Design syntropy_core, start of the top module:
module syntropy_core #(
    parameter DATA_WIDTH = 16,
    parameter ADDR_WIDTH = 8,
    parameter THRESHOLD_DEFAULT = 16'hE666,   
    parameter LEARNING_RATE = 16'h0019,      
    parameter MAX_ITERATIONS = 8'd10
)(
    input wire clk,
    input wire rst_n,
    input wire [DATA_WIDTH-1:0] voltage_drift,     
    input wire [DATA_WIDTH-1:0] packet_loss,       
    input wire [DATA_WIDTH-1:0] temp_variance,     
    input wire [DATA_WIDTH-1:0] phase_jitter,      
    input wire [DATA_WIDTH-1:0] threshold,         
    input wire enable_learning,                    
    input wire mesh_broadcast_en,                  
    output reg stable,                             
    output reg [DATA_WIDTH-1:0] flux_value,        
    output reg [DATA_WIDTH-1:0] correction_vector,  
    output reg [DATA_WIDTH-1:0] optimized_params,  
    output reg learning_active,                    
    output reg mesh_broadcast_req,                 
    input wire [DATA_WIDTH-1:0] mesh_flux_in,      
    input wire [DATA_WIDTH-1:0] mesh_correction_in,  
    input wire mesh_valid_in,                      
    output reg [DATA_WIDTH-1:0] mesh_flux_out,     
    output reg [DATA_WIDTH-1:0] mesh_correction_out,  
    output reg mesh_valid_out,                     
    output reg [7:0] iteration_count,              
    output reg [3:0] state,                        
    output reg error_flag                          
);
Settings: LEC_CHECK=0, ABC_AREA=1, CAP_MARGIN=20, CORE_MARGIN=2, CORE_UTILIZATION=70, SLEW_MARGIN=20; clock period 12.1 ns.
run.sh (not shown) runs the stock make flow with config.mk's settings and CLKGATE_MAP_FILE=.
The baseline ran to the end with no violations.
Next try:
- ABC_AREA: 1 -> not set
- CORE_UTILIZATION: 70 -> 66
- MAX_ROUTING_LAYER: not set -> met4
- clock period: 12.1 -> 10.5 ns (I/O delays scaled with it)
The changed run produced a layout that fails on setup timing. Final area rises by 12%. Via count rises by 0.84%. Routed wire length rises by 14%. Clock-buffer cell count rises by 1.

---

## job 5324
syntropy_core again, from the RTL that the note above started with.
clock: 10.5 ns
lec_check: 0
cap_margin: 20
core_margin: 2
core_utilization: 66
slew_margin: 20
The flow for job 5324 finished, though final verification flagged setup timing.
diff inputs: job 5324 => job 5033
Settings: a change of CORE_UTILIZATION from 66 to 40; a change of the clock period (ns, I/O delays scaled along) from 10.5 to 13.0.
Findings:
- Job 5033 | status: complete | timing, DRC, antenna: pass
- Job 5033 ends up with a fraction of the cycle the final worst path needs that is 9.4 points lower than in job 5324.
- Against job 5324 as the reference, job 5033 delivers a lower first-pass GRT wire length.
- Job 5324 -> job 5033: final cell count flat
Inputs modified between job 5033 and job 9798:
Settings: setting SETUP_SLACK_MARGIN to 2.91 for the first time; changing CORE_UTILIZATION from 40 to 70; changing the clock period (ns, I/O delays scaled along) from 13.0 to 10.5.
## What came out
Job 9798 did not finish; the tool stopped in global routing with error GRT-0232.
From job 5033 to job 9798, summed standard-cell area reported by yosys did not move at all.
Job 9798 vs. job 5033: count of cell types in the netlist was more or less identical; number of cells after detailed placement went down by 102.
On placed wire-length estimate, the lower figure sits with job 5033, not job 9798.

---

v9:
syntropy_core again, from the RTL that the note above started with.
// syntropy_core
module syntropy_core #(
    parameter DATA_WIDTH = 16,
    parameter ADDR_WIDTH = 8,
    parameter THRESHOLD_DEFAULT = 16'hE666,   
    parameter LEARNING_RATE = 16'h0019,      
    parameter MAX_ITERATIONS = 8'd10
)(
    input wire clk,
    input wire rst_n,
    input wire [DATA_WIDTH-1:0] voltage_drift,     
    input wire [DATA_WIDTH-1:0] packet_loss,       
    input wire [DATA_WIDTH-1:0] temp_variance,     
    input wire [DATA_WIDTH-1:0] phase_jitter,      
    input wire [DATA_WIDTH-1:0] threshold,         
    input wire enable_learning,                    
    input wire mesh_broadcast_en,                  
    output reg stable,                             
    output reg [DATA_WIDTH-1:0] flux_value,        
    output reg [DATA_WIDTH-1:0] correction_vector,  
    output reg [DATA_WIDTH-1:0] optimized_params,  
    output reg learning_active,                    
    output reg mesh_broadcast_req,                 
    input wire [DATA_WIDTH-1:0] mesh_flux_in,      
    input wire [DATA_WIDTH-1:0] mesh_correction_in,  
    input wire mesh_valid_in,                      
    output reg [DATA_WIDTH-1:0] mesh_flux_out,     
    output reg [DATA_WIDTH-1:0] mesh_correction_out,  
    output reg mesh_valid_out,                     
    output reg [7:0] iteration_count,              
    output reg [3:0] state,                        
    output reg error_flag                          
);
Settings: LEC_CHECK=0, ABC_AREA=1, CAP_MARGIN=5, CELL_PAD_IN_SITES_DETAIL_PLACEMENT=2, CELL_PAD_IN_SITES_GLOBAL_PLACEMENT=1, CORE_MARGIN=2, CORE_UTILIZATION=40, GPL_TIMING_DRIVEN=0, HOLD_SLACK_MARGIN=-0.02, MAX_ROUTING_LAYER=met4, MIN_ROUTING_LAYER=met1, PLACE_DENSITY_LB_ADDON=0.25, SETUP_SLACK_MARGIN=1.24, SLEW_MARGIN=25; clock period 7.63 ns.
v9 did not finish; the tool stopped in clock tree synthesis (4_1_cts) with error DPL-0033.
Modified inputs, v31 compared to v9
==> flow/config.mk <==
export PLATFORM = sky130hd
export DESIGN_NAME = syntropy_core
export DESIGN_NICKNAME = syntropy_core
export VERILOG_FILES = /design/flow/design.v
export SDC_FILE = /design/flow/constraint.sdc
export NUM_CORES = 4
export LEC_CHECK = 0
export CAP_MARGIN = 20
export CORE_MARGIN = 2
export CORE_UTILIZATION = 40
export SLEW_MARGIN = 20
==> flow/constraint.sdc <==
create_clock -name core_clock -period 12.4 [get_ports {clk}]
set_input_delay 2.4800 -clock core_clock [delete_from_list [all_inputs] [get_ports {clk}]]
set_output_delay 2.4800 -clock core_clock [all_outputs]
set_load 0.01 [all_outputs]
--- outcome ---
v31 finished every step from synthesis to the final layout, and the layout passed the timing, DRC and antenna checks.
Instance area at placement shrinks by a few percent when moving from v9 to v31.
Floorplan row count, v31 vs v9: down slightly
v31 vs. v9: worst slack at placement went up by 4.24 ns.
HPWL reported at the end of detailed placement (v31 vs. v9) decreases by more than a quarter
Looking at post-synthesis cell count across v31 and v9, the one that comes out lower is v31.
v31 vs. v9: total cells reported by yosys after synthesis fell by 16%; number of distinct standard cells referenced by the synthesized netlist up 35; number of cells in the design after placement lost 412.
Vertical die size in v31 is 1.2% lower than in v9
When the final numbers for v31 and v9 were put side by side, the fraction of the yosys area taken by sequential cells turned out to be smaller in v9.
v31 and v9 ended up with nearly the same total of flip-flops plus latches after synthesis.
diff inputs: v31 => v56
diff --git a/flow/config.mk b/flow/config.mk
--- a/flow/config.mk
+++ b/flow/config.mk
@@ -10 +10,2 @@
-export CORE_UTILIZATION = 40
+export CORE_UTILIZATION = 55
+export SETUP_SLACK_MARGIN = 2.25
==> flow/constraint.sdc <==
create_clock -name core_clock -period 8.61 [get_ports {clk}]
set_input_delay 1.7220 -clock core_clock [delete_from_list [all_inputs] [get_ports {clk}]]
set_output_delay 1.7220 -clock core_clock [all_outputs]
set_load 0.01 [all_outputs]
==> comparison <==
Completing all stages was not enough for v56: its layout failed the final checks because of setup timing.
Lower detailed-router iteration count before antenna repair among v31 and v56: v31
The global-route total usage across every layer of v56 is higher than that of v31.
Insertion delay to the later sink of the worst-skew pair (higher): v31
The count of vias placed by the detailed router of v56 exceeds that of v31 by 17%.
Between v31 and v56, the flow reports design area increasing by more than a quarter.
Largest net degree at the start of global routing is higher on v31
The following lists how v20 was set up differently from v56:
diff --git a/flow/config.mk b/flow/config.mk
--- a/flow/config.mk
+++ b/flow/config.mk
@@ -10,2 +10,3 @@
-export CORE_UTILIZATION = 55
-export SETUP_SLACK_MARGIN = 2.25
+export CORE_UTILIZATION = 72
+export CTS_CLUSTER_SIZE = 41
+export PLACE_DENSITY = 0.95
==> flow/constraint.sdc <==
create_clock -name core_clock -period 10.5 [get_ports {clk}]
set_input_delay 2.1000 -clock core_clock [delete_from_list [all_inputs] [get_ports {clk}]]
set_output_delay 2.1000 -clock core_clock [all_outputs]
set_load 0.01 [all_outputs]
--- outcome ---
Status: v20 FAILED at global routing (5_1_grt) (tool error). Although v56 finished all stages, its layout failed final checks on setup timing. Post-cts hold-fix buffer tally: v20 vs v56 identical. The die boundary height in v20 is 0.877 times that in v56. Summary of v20 over v56: TritonCTS buffer count flat, die area down about 23%, worst slack after detailed placement up 0.52 ns, total placed cells including tap cells down 8.9%.
For v59, these inputs were changed with respect to v20:
diff --git a/flow/config.mk b/flow/config.mk
--- a/flow/config.mk
+++ b/flow/config.mk
@@ -10,3 +10,2 @@
-export CORE_UTILIZATION = 72
-export CTS_CLUSTER_SIZE = 41
-export PLACE_DENSITY = 0.95
+export CORE_UTILIZATION = 71
+export CTS_CLUSTER_SIZE = 42
Notes after the runs:
As far as average cell area after synthesis goes, v59 and v20 are indistinguishable; the numbers are identical. Taking v20 as the reference point, the TritonCTS buffer count of v59 falls by about 4%. Count of mapped cells out of synthesis came out exactly the same in v59 and v20. v59 had finished all stages when the layout checks came back failing, citing setup timing.

---

== run A ==
The RTL this note starts from:
==> flow/design.v <==
`timescale 1ns / 1ps
module syntropy_core #(
    parameter DATA_WIDTH = 16,
    parameter ADDR_WIDTH = 8,
    parameter THRESHOLD_DEFAULT = 16'hE666,   
    parameter LEARNING_RATE = 16'h0019,      
    parameter MAX_ITERATIONS = 8'd10
)(
    input wire clk,
    input wire rst_n,
    input wire [DATA_WIDTH-1:0] voltage_drift,     
    input wire [DATA_WIDTH-1:0] packet_loss,       
    input wire [DATA_WIDTH-1:0] temp_variance,     
    input wire [DATA_WIDTH-1:0] phase_jitter,      
    input wire [DATA_WIDTH-1:0] threshold,         
    input wire enable_learning,                    
    input wire mesh_broadcast_en,                  
    output reg stable,                             
    output reg [DATA_WIDTH-1:0] flux_value,        
    output reg [DATA_WIDTH-1:0] correction_vector,  
    output reg [DATA_WIDTH-1:0] optimized_params,  
    output reg learning_active,                    
    output reg mesh_broadcast_req,                 
    input wire [DATA_WIDTH-1:0] mesh_flux_in,      
    input wire [DATA_WIDTH-1:0] mesh_correction_in,  
    input wire mesh_valid_in,                      
    output reg [DATA_WIDTH-1:0] mesh_flux_out,     
    output reg [DATA_WIDTH-1:0] mesh_correction_out,  
    output reg mesh_valid_out,                     
    output reg [7:0] iteration_count,              
    output reg [3:0] state,                        
    output reg error_flag                          
);
    localparam IDLE = 4'd0;
    localparam EVALUATE = 4'd1;
    localparam LEARN = 4'd2;
    localparam CORRECT = 4'd3;
    localparam BROADCAST = 4'd4;
    localparam ERROR = 4'd5;
    reg [DATA_WIDTH-1:0] flux_reg;
    reg [DATA_WIDTH-1:0] threshold_reg;
    reg [DATA_WIDTH-1:0] metrics [0:3];   
    reg [DATA_WIDTH-1:0] gradients [0:3];  
    reg [DATA_WIDTH-1:0] params [0:3];    
    reg [7:0] iter_count;
    reg [3:0] current_state;
    reg learning_en;
    reg mesh_en;
    wire [DATA_WIDTH-1:0] flux_calc;
    wire signed [22:0] gradient_calc [0:3];
    wire signed [31:0] scaled_step [0:3];
    wire [DATA_WIDTH-1:0] param_update [0:3];
    wire signed [17:0] flux_error;
    localparam signed [31:0] LEARNING_RATE_S = LEARNING_RATE;
    wire overflow_flag;
    assign flux_calc = 16'h0100 - (voltage_drift + packet_loss + 
                                   (temp_variance >> 8) + phase_jitter);
    assign flux_error = $signed({2'b00, threshold_reg}) - $signed({2'b00, flux_reg});
    assign gradient_calc[0] = -2 * flux_error;  
    assign gradient_calc[1] = -2 * flux_error;  
    assign gradient_calc[2] = (-2 * flux_error) >>> 8;  
    assign gradient_calc[3] = -2 * flux_error;  
    assign scaled_step[0] = (LEARNING_RATE_S * gradient_calc[0]) >>> 8;
    assign scaled_step[1] = (LEARNING_RATE_S * gradient_calc[1]) >>> 8;
    assign scaled_step[2] = (LEARNING_RATE_S * gradient_calc[2]) >>> 8;
    assign scaled_step[3] = (LEARNING_RATE_S * gradient_calc[3]) >>> 8;
    assign param_update[0] = params[0] - scaled_step[0][DATA_WIDTH-1:0];
    assign param_update[1] = params[1] - scaled_step[1][DATA_WIDTH-1:0];
    assign param_update[2] = params[2] - scaled_step[2][DATA_WIDTH-1:0];
    assign param_update[3] = params[3] - scaled_step[3][DATA_WIDTH-1:0];
    assign overflow_flag = (flux_calc[15] == 1'b1) || 
                          (param_update[0][15] == 1'b1) ||
                          (param_update[1][15] == 1'b1) ||
                          (param_update[2][15] == 1'b1) ||
                          (param_update[3][15] == 1'b1);
    always @(posedge clk or negedge rst_n) begin
        if (!rst_n) begin
            stable <= 1'b0;
            flux_value <= 16'h0000;
            correction_vector <= 16'h0000;
            optimized_params <= 16'h0000;
            learning_active <= 1'b0;
            mesh_broadcast_req <= 1'b0;
            mesh_flux_out <= 16'h0000;
            mesh_correction_out <= 16'h0000;
            mesh_valid_out <= 1'b0;
            iteration_count <= 8'd0;
            state <= IDLE;
            error_flag <= 1'b0;
            params[0] <= 16'h0000;  
            params[1] <= 16'h0000;  
            params[2] <= 16'h0000;  
            params[3] <= 16'h0000;  
            threshold_reg <= THRESHOLD_DEFAULT;
            flux_reg <= 16'h0000;
            current_state <= IDLE;
            learning_en <= 1'b0;
            mesh_en <= 1'b0;
            iter_count <= 8'd0;
        end else begin
            threshold_reg <= threshold;
            learning_en <= enable_learning;
            mesh_en <= mesh_broadcast_en;
            metrics[0] <= voltage_drift;
            metrics[1] <= packet_loss;
            metrics[2] <= temp_variance;
            metrics[3] <= phase_jitter;
            case (current_state)
                IDLE: begin
                    stable <= 1'b0;
                    learning_active <= 1'b0;
                    mesh_broadcast_req <= 1'b0;
                    mesh_valid_out <= 1'b0;
                    error_flag <= 1'b0;
                    iter_count <= 8'd0;
                    if (overflow_flag) begin
                        current_state <= ERROR;
                    end else begin
                        current_state <= EVALUATE;
                    end
                end
                EVALUATE: begin
                    flux_reg <= flux_calc;
                    flux_value <= flux_calc;
                    if (flux_calc >= threshold_reg) begin
                        stable <= 1'b1;
                        correction_vector <= 16'h0000;
                        current_state <= IDLE;
                    end else begin
                        stable <= 1'b0;
                        correction_vector <= threshold_reg - flux_calc;
                        if (learning_en) begin
                            current_state <= LEARN;
                        end else begin
                            current_state <= CORRECT;
                        end
                    end
                end
                LEARN: begin
                    learning_active <= 1'b1;
                    if (iter_count < MAX_ITERATIONS) begin
                        gradients[0] <= gradient_calc[0];
                        gradients[1] <= gradient_calc[1];
                        gradients[2] <= gradient_calc[2];
                        gradients[3] <= gradient_calc[3];
                        params[0] <= param_update[0];
                        params[1] <= param_update[1];
                        params[2] <= param_update[2];
                        params[3] <= param_update[3];
                        iter_count <= iter_count + 1;
                        iteration_count <= iter_count + 1;
                        flux_reg <= 16'h0100 - (param_update[0] + param_update[1] + 
                                               (param_update[2] >> 8) + param_update[3]);
                    end else begin
                        learning_active <= 1'b0;
                        optimized_params <= params[0] + params[1] + params[2] + params[3];
                        current_state <= CORRECT;
                    end
                end
                CORRECT: begin
                    if (mesh_en && mesh_valid_in) begin
                        correction_vector <= mesh_correction_in;
                    end
                    current_state <= BROADCAST;
                end
                BROADCAST: begin
                    mesh_flux_out <= flux_reg;
                    mesh_correction_out <= correction_vector;
                    mesh_valid_out <= 1'b1;
                    mesh_broadcast_req <= 1'b1;
                    current_state <= IDLE;
                end
                ERROR: begin
                    error_flag <= 1'b1;
                    stable <= 1'b0;
                    learning_active <= 1'b0;
                    mesh_broadcast_req <= 1'b0;
                    mesh_valid_out <= 1'b0;
                end
                default: begin
                    current_state <= IDLE;
                end
            endcase
            state <= current_state;
        end
    end
    always @(posedge clk) begin
        if (mesh_valid_in && mesh_en) begin
        end
    end
endmodule
export LEC_CHECK = 0
export ABC_AREA = 1
export CAP_MARGIN = 20
export CORE_MARGIN = 2
export CORE_UTILIZATION = 69
export CTS_CLUSTER_DIAMETER = 275
export CTS_CLUSTER_SIZE = 99
export PLACE_DENSITY = 0.41
export SLEW_MARGIN = 20
export TNS_END_PERCENT = 10
create_clock -name core_clock -period 6.87 [get_ports {clk}]
Run status, run A: aborted in global routing (5_1_grt), error GRT-0116
### run A -> run B
Settings: TNS_END_PERCENT: 10 -> unset; CTS_CLUSTER_DIAMETER: 275 -> unset; ABC_AREA: 1 -> unset; MAX_ROUTING_LAYER: unset -> met4; PLACE_DENSITY: 0.41 -> unset; CTS_CLUSTER_SIZE: 99 -> 37; CORE_UTILIZATION: 69 -> 67.
--- outcome ---
- Run B did not finish; a tool error ended it in clock tree synthesis (4_1_cts).
- Total I/O pin count delta (run A -> run B): insignificant
- In run B, the post-synthesis share of cell area spent on xor and xnor gates came out 1.5 points above the value in run A.
- Sequential area share after synthesis | run B above run A
- Run B vs. run A: adder and majority gate portion of the synthesized area climbed 0.67 points, simple-gate area share of the yosys netlist down 4.9 points, mean instance size in the synthesized netlist picked up an extra about 16%, number of library cell types mapped by synthesis increased 35.
[inputs] run C vs run B
Settings: CTS_CLUSTER_SIZE removed (was 37); MAX_ROUTING_LAYER removed (was met4); CORE_UTILIZATION changed from 67 to 41; the clock period (ns, I/O delays scaled along) changed from 6.87 to 12.4.
### Flow results
- Per the comparison of run C with run B, placed instance count now smaller, floorplan die area now larger, post-DP HPWL now smaller.
- Run C finished every step from synthesis to the final layout, and the layout passed the timing, DRC and antenna checks.
## Diff of input files: run D against run C
Settings: a change of CORE_UTILIZATION from 41 to 70; an added CTS_CLUSTER_SIZE of 37; a change of the clock period (ns, I/O delays scaled along) from 12.4 to 10.1.
Results
In run D the implementation completed, yet the final layout does not meet the checks, the culprit being setup timing. Of run C and run D, the run reporting the lower met1 track demand over resource in global routing was run C. When the final numbers for run C and run D were put side by side, the maximum achievable frequency turned out to be greater in run C. Relative to run C, the final core utilization of run D is higher by 45 points. Comparing run C and run D, data required time of the worst path is lower on run D. Compared with run C, run D has less setup slack.
diff inputs: run D => run E
Settings: clearing CTS_CLUSTER_SIZE, which used to be 37; swapping 70 for 71 in CORE_UTILIZATION; putting SETUP_SLACK_MARGIN at 2.91 where nothing was set; swapping 10.1 for 10.5 in the clock period (ns, I/O delays scaled along).
--- outcome ---
The runs compared here, run D and run E, all ended either early or with open violations.
What the final checks of run D revealed, after a flow that finished every stage, was a layout that fails on setup timing.
The log for run E ends in global routing (5_1_grt) with error GRT-0232, so the run never completed.
Comparing run D and run E, the lower final estimated routing congestion in global placement was measured on run E.
Diff run D..run E | fraction of synthesized cell area in xor and xnor cells | unchanged
Diff run D and run E: horizontal die dimension lower in run E
Run E ends up with a post-place setup slack that is 430 ps higher than in run D.
Total cell area at the placement stage: lower on run E
Looking only at count of buffers added by post-CTS timing repair for setup, and setting everything else aside, the higher value of run D and run E goes to run E.
Re async set-reset flop share out of synthesis: no difference whatsoever between run E and run D.
What run F does differently from run E at the input level:
Settings: CORE_UTILIZATION changed from 71 to 58; TNS_END_PERCENT newly set to 5; SETUP_SLACK_MARGIN removed (was 2.91); the clock period (ns, I/O delays scaled along) changed from 10.5 to 10.1.
==> comparison <==
From run E to run F the numbers moved as follows: cell area reported after detailed placement up 3.0%; number of levels the H-tree was split into flat; area enclosed by the die boundary up 22%; per-instance average area after synthesis flat.
Number of rows created at floorplan (lower): run E
From run E to run F, area of the mapped netlist did not move at all.
Run F completed end to end; final checks failed (setup timing).
